Setup of job 3327:
Design ALU, start of the top module:
module ALU(
input clk,
input [15:0]a,b,
input [3*8:0] op,
output  reg [31:0]out
    );
wire [15:0]z1,z2;
wire [31:0]z3;
reg [15:0] a1, a2, a3, b1, b2, b3;
reg [1:0] sel;
wire Cout;
always @(*)
if(  op == "" || op == "~" || op == "|" || op == "&" || op == "~&" || op == "~|" ||
     op == "^" || op == "~^" || op == ">>" || op == "<<" || op == "asr" || 
     op == "asl" || op == "ror" || op == "rol" || op == "cmp" )
 sel = 2'b00;
else if(op == "+" || op == "-")
    sel = 2'b01;
else if( op == "*" )
    sel = 2'b10;
else
    sel = 2'b00;
logical L(a1, b1, op, z1);
arithmetic AA1( a2,b2,op,z2,Cout);
multiplier M( clk,a3, b3, z3);
always @(*)
case(sel)
2'b00 : begin
        a1 = a;
        a2 = 0;
        a3 = 0;
        b1 = b;
        b2 = 0;
        b3 = 0;
        out[15:0] = z1;
        out[31:16] = 0;
        end
2'b01  : begin
        a1 = 0;
        a2 = a;
        a3 = 0;
        b1 = 0;
        b2 = b;
        b3 = 0;
        out[15:0] = z2;
        out[16] = Cout;
        out[31:17] = 0;
        end     
default :  begin
        a1 = 0;
        a2 = 0;
        a3 = a;
        b1 = 0;
        b2 = 0;
        b3 = b;
       out = z3;
        end            
endcase
endmodule
For scale: about 3100 cells after synthesis, about 32 flip-flops, ~90 I/O pins, about 18000 sq um of cells after synthesis.
clock: 16.9 ns
lec_check: 0
abc_area: 1
cap_margin: 0
core_aspect_ratio: 0.53
core_margin: 2
core_utilization: 50
gpl_routability_driven: 1
place_density_lb_addon: 0.2
setup_slack_margin: 5.0
slew_margin: 20
run.sh (not shown) runs the stock make flow with config.mk's settings and CLKGATE_MAP_FILE=.
Complete run, failing final checks: job 3327, reason negative setup slack.
--- input diff job 3327..job 519 ---
- PLACE_DENSITY_LB_ADDON: 0.2 -> unset
- CORE_ASPECT_RATIO: 0.53 -> 0.58
- CTS_CLUSTER_DIAMETER: unset -> 356
- CORE_UTILIZATION: 50 -> 67
- the clock period (ns, I/O delays scaled along): 16.9 -> 18.4
Job 519 never completed; the flow aborted with a tool error in clock tree synthesis. Final checks on job 3327, whose flow otherwise completed, came back failing, citing negative setup slack. Comparing job 519 with job 3327, the register share after synthesis came out essentially unchanged. From job 3327 to job 519 the numbers moved as follows: number of synthesized flops with an enable pin about even; pre-CTS worst setup slack rose 0.29 ns. Job 3327 → job 519: floorplan utilization increased 17 points; width of the chip decreased about 17%; die size decreased about 25%; yosys-reported design area after synthesis essentially unchanged; placer congestion estimate increased 0.0083.
--- input diff job 519..job 907 ---
- SETUP_SLACK_MARGIN: 5.0 -> unset
- PLACE_DENSITY_LB_ADDON: unset -> 0.26
- CORE_UTILIZATION: 67 -> 47
- CTS_CLUSTER_DIAMETER: 356 -> unset
- the clock period (ns, I/O delays scaled along): 18.4 -> 17.3
--- outcome ---
The layout from job 907, despite a flow that completed every stage, fails the layout checks, with the failing checks listed as negative setup slack. Comparing job 907 against job 519, there is no change at all in cell area after technology mapping. Job 907 vs. job 519: area of the core region increased by about 43% relative to the old numbers; floorplan-stage core utilization decreased by 20 points relative to the old numbers. Reported for job 519 and job 907, share of cell area taken by muxes after synthesis turned out identical to the last digit. Diff job 519 -> job 907 | cell count after placement | up by a few percent. Compared to job 519, job 907 was floorplanned on a bigger die. Job 907 against job 519: final weighted congestion in routability-driven placement shrank by 4.7%; setup slack at placement fell 0.069 ns. From job 519 to job 907, number of placed I/O pins did not move at all. Between job 907 and job 519, the flip-flop and latch count after synthesis figures differ only marginally.
Input changes introduced in job 5118 (baseline for comparison: job 907):
- CTS_CLUSTER_DIAMETER now 226, previously not set
- CTS_CLUSTER_SIZE now 98, previously not set
- TNS_END_PERCENT now 30, previously not set
- CORE_UTILIZATION now 69, was 47
- the clock period (ns, I/O delays scaled along) now 33.2, was 17.3
==> comparison <==
Total design power went down by more than a quarter going from job 907 to job 5118.
Re footprint of the multi-input gates: job 907 and job 5118 aren't equal, and the higher value belongs to job 907.
Job 5118 reached the final stage; the timing, design-rule and antenna checks on its layout passed.
Against job 907, met1 wire length in job 5118 fell by more than a quarter.
diff inputs: job 5118 => job 8317
- CTS_CLUSTER_SIZE removed (was 98)
- CORE_UTILIZATION changed from 69 to 31
- CTS_CLUSTER_DIAMETER removed (was 226)
- SETUP_SLACK_MARGIN newly set to 5.0
- TNS_END_PERCENT removed (was 30)
## What came out
- Taking job 5118 as the reference, in job 8317 sequential share of cell area stayed essentially flat; detailed-route wire length down 220 microns.
- [compare] base=job 5118 new=job 8317: horizontal die dimension higher, final area rose about 4%, residual antenna-violating net count after detailed routing comparable, wire length of the first global-routing pass level, initial antenna violation count picked up an extra 2.
- Compare job 5118 and job 8317 | minimum period implied by the final worst setup slack lower: job 8317
- In the flow results for job 5118 and job 8317, the total met3 wirelength after detailed routing is smaller on job 8317.
Power and IR drop assume default switching activity.
